Design cordic_native, start of the top module:
module cordic_native(
    I_rst_n,                 
    I_clk,                   
    I_init_phase,            
    I_change_phase,           
    I_inc_phase,             
    O_cos,                   
    O_sin                    
    );
    input wire I_rst_n;
    input wire I_clk;
    input wire [14 - 1: 0] I_init_phase;
    input wire I_change_phase;
    input wire [14 - 1: 0] I_inc_phase;
    output reg [14 - 1: 0] O_cos;
    output reg [14 - 1: 0] O_sin;
    reg [14 - 1: 0] R_current_phase ;
    wire [14 - 1: 0] S_cos;
    wire [14 - 1: 0] S_sin;
    parameter DIR_FWD = 1'b0;
    parameter DIR_BAK = 1'b1;
    reg R_phase_dir ;
    reg R_cos_dir ;
    parameter MAX_PHASE = 14'd2047;
    parameter MIN_PHASE = -14'd2048;
    wire S_reach_top;  
    assign S_reach_top = (R_current_phase[14 - 1]==0)&&(R_current_phase + I_inc_phase > MAX_PHASE);
    wire S_reach_bottom;  
    assign S_reach_bottom = (R_current_phase[14 - 1]==1)&&(R_current_phase - I_inc_phase < MIN_PHASE);
    always@(posedge I_clk)
    begin
        if (I_rst_n == 0) R_phase_dir <= DIR_FWD;
        else begin
            if (R_phase_dir == DIR_FWD)
                if (S_reach_top) R_phase_dir <= DIR_BAK;
                else R_phase_dir <= DIR_FWD;
            else  
            begin
                if (S_reach_bottom) R_phase_dir <= DIR_FWD;
                else R_phase_dir <= DIR_BAK;
            end
        end
    end
    always @(posedge I_clk)
    begin
        if (I_rst_n == 0) R_current_phase <= I_init_phase;
        else if (I_change_phase == 1'b1) R_current_phase <= I_init_phase;
        else 
            case(R_phase_dir)
            DIR_FWD: if (S_reach_top) R_current_phase <= MAX_PHASE - (R_current_phase + I_inc_phase - MAX_PHASE);
                     else R_current_phase <= R_current_phase + I_inc_phase;
            DIR_BAK: if (S_reach_bottom) R_current_phase <= MIN_PHASE + (R_current_phase - I_inc_phase - MIN_PHASE);
                     else R_current_phase <= R_current_phase - I_inc_phase;
            endcase
    end 
    cordic_sin cordic_sin_inst(
       .I_rst_n(I_rst_n),         
       .I_clk(I_clk),           
       .I_phase(R_current_phase),         
       .O_cos(S_cos),           
       .O_sin(S_sin)           
       );
   reg [13-1:0] R_dir_delay ;
   always @(posedge I_clk)
   begin
  ...
export LEC_CHECK = 0
export ABC_AREA = 1
export CAP_MARGIN = 20
export CELL_PAD_IN_SITES_DETAIL_PLACEMENT = 1
export CELL_PAD_IN_SITES_GLOBAL_PLACEMENT = 3
export CORE_ASPECT_RATIO = 0.91
export CORE_MARGIN = 3
export CORE_UTILIZATION = 23
export GPL_ROUTABILITY_DRIVEN = 0
export MAX_ROUTING_LAYER = met4
export PLACE_DENSITY = 0.79
export SLEW_MARGIN = 25
export TNS_END_PERCENT = 50
create_clock -name core_clock -period 5.0 [get_ports {I_clk}]
run.sh (not shown) runs the stock make flow with config.mk's settings and CLKGATE_MAP_FILE=.
Next try:
==> flow/config.mk (replaced) <==
export PLATFORM = sky130hd
export DESIGN_NAME = cordic_native
export DESIGN_NICKNAME = cordic_native
export VERILOG_FILES = /design/flow/design.v
export SDC_FILE = /design/flow/constraint.sdc
export NUM_CORES = 4
export LEC_CHECK = 0
export ABC_AREA = 1
export CAP_MARGIN = 20
export CORE_MARGIN = 2
export CORE_UTILIZATION = 70
export CTS_CLUSTER_DIAMETER = 340
export PLACE_DENSITY = 0.65
export SLEW_MARGIN = 20
==> flow/constraint.sdc (replaced) <==
create_clock -name core_clock -period 2.42 [get_ports {I_clk}]
set_input_delay 0.4840 -clock core_clock [delete_from_list [all_inputs] [get_ports {I_clk}]]
set_output_delay 0.4840 -clock core_clock [all_outputs]
set_load 0.01 [all_outputs]
With this change the flow stopped in 5_1_grt. Area after synthesis does not change. Die size drops by 67%. Synthesized cell count stays the same.
Next try:
--- a/flow/config.mk
+++ b/flow/config.mk
@@ -11,3 +11 @@
-export CORE_UTILIZATION = 70
-export CTS_CLUSTER_DIAMETER = 340
-export PLACE_DENSITY = 0.65
+export CORE_UTILIZATION = 66
==> flow/constraint.sdc (replaced) <==
create_clock -name core_clock -period 3.36 [get_ports {I_clk}]
set_input_delay 0.6720 -clock core_clock [delete_from_list [all_inputs] [get_ports {I_clk}]]
set_output_delay 0.6720 -clock core_clock [all_outputs]
set_load 0.01 [all_outputs]
This time the run completed with no timing, DRC or antenna violations.
Die size climbs by about 6%.
Area after synthesis stays the same.
Synthesized cell count is unchanged.
Next try:
--- a/flow/config.mk
+++ b/flow/config.mk
@@ -8 +7,0 @@
-export ABC_AREA = 1
@@ -11 +10 @@
-export CORE_UTILIZATION = 66
+export CORE_UTILIZATION = 40
==> flow/constraint.sdc (replaced) <==
create_clock -name core_clock -period 5.0 [get_ports {I_clk}]
set_input_delay 1.0000 -clock core_clock [delete_from_list [all_inputs] [get_ports {I_clk}]]
set_output_delay 1.0000 -clock core_clock [all_outputs]
set_load 0.01 [all_outputs]
=> The changed run finished with timing, DRC and antenna clean; non-clock buffer count goes down by 32; final cell count goes down by roughly a tenth; setup slack gets better by 620 ps; via count goes down by about a fifth; global-route usage goes down by 14 points.

---

cordic_native again, from the RTL that the note above started with.
==> flow/design.v (excerpt) <==
module cordic_native(
    I_rst_n,                 
    I_clk,                   
    I_init_phase,            
    I_change_phase,           
    I_inc_phase,             
    O_cos,                   
    O_sin                    
    );
export LEC_CHECK = 0
export ABC_AREA = 1
export CAP_MARGIN = 10
export CORE_ASPECT_RATIO = 1.12
export CORE_MARGIN = 2
export CORE_UTILIZATION = 72
export CTS_CLUSTER_DIAMETER = 313
export CTS_CLUSTER_SIZE = 15
export MAX_ROUTING_LAYER = met5
export PLACE_DENSITY_LB_ADDON = 0.2
export SLEW_MARGIN = 20
export TNS_END_PERCENT = 90
create_clock -name core_clock -period 2.75 [get_ports {I_clk}]
The first run finished with setup timing left.
Change:
ABC_AREA = unset   (was 1)
CAP_MARGIN = 20   (was 10)
CORE_ASPECT_RATIO = unset   (was 1.12)
CORE_UTILIZATION = 23   (was 72)
CTS_CLUSTER_DIAMETER = unset   (was 313)
CTS_CLUSTER_SIZE = unset   (was 15)
MAX_ROUTING_LAYER = unset   (was met5)
PLACE_DENSITY_LB_ADDON = unset   (was 0.2)
TNS_END_PERCENT = unset   (was 90)
clock period = 4.1 ns   (was 2.75 ns; I/O delays follow)
What happened: Now the flow produced a clean layout; utilization shrinks by 56 points; wire length went down by 27%; clock skew rises by 0.0058 ns; cell area fell by 2.8%; worst hold slack is better by 0.051 ns; register-to-register slack improved by 0.47 ns; worst setup slack improved by 0.47 ns; global-route usage came out lower by 28 points.
Change:
CORE_UTILIZATION = 61   (was 23)
SETUP_SLACK_MARGIN = 0.87   (was unset)
clock period = 3.24 ns   (was 4.1 ns; I/O delays follow)
After rerunning: The new run passed the timing, DRC and antenna checks. Clock-buffer cell count is higher by 11. Register-to-register slack loses 0.20 ns. Setup slack got worse by 0.20 ns.
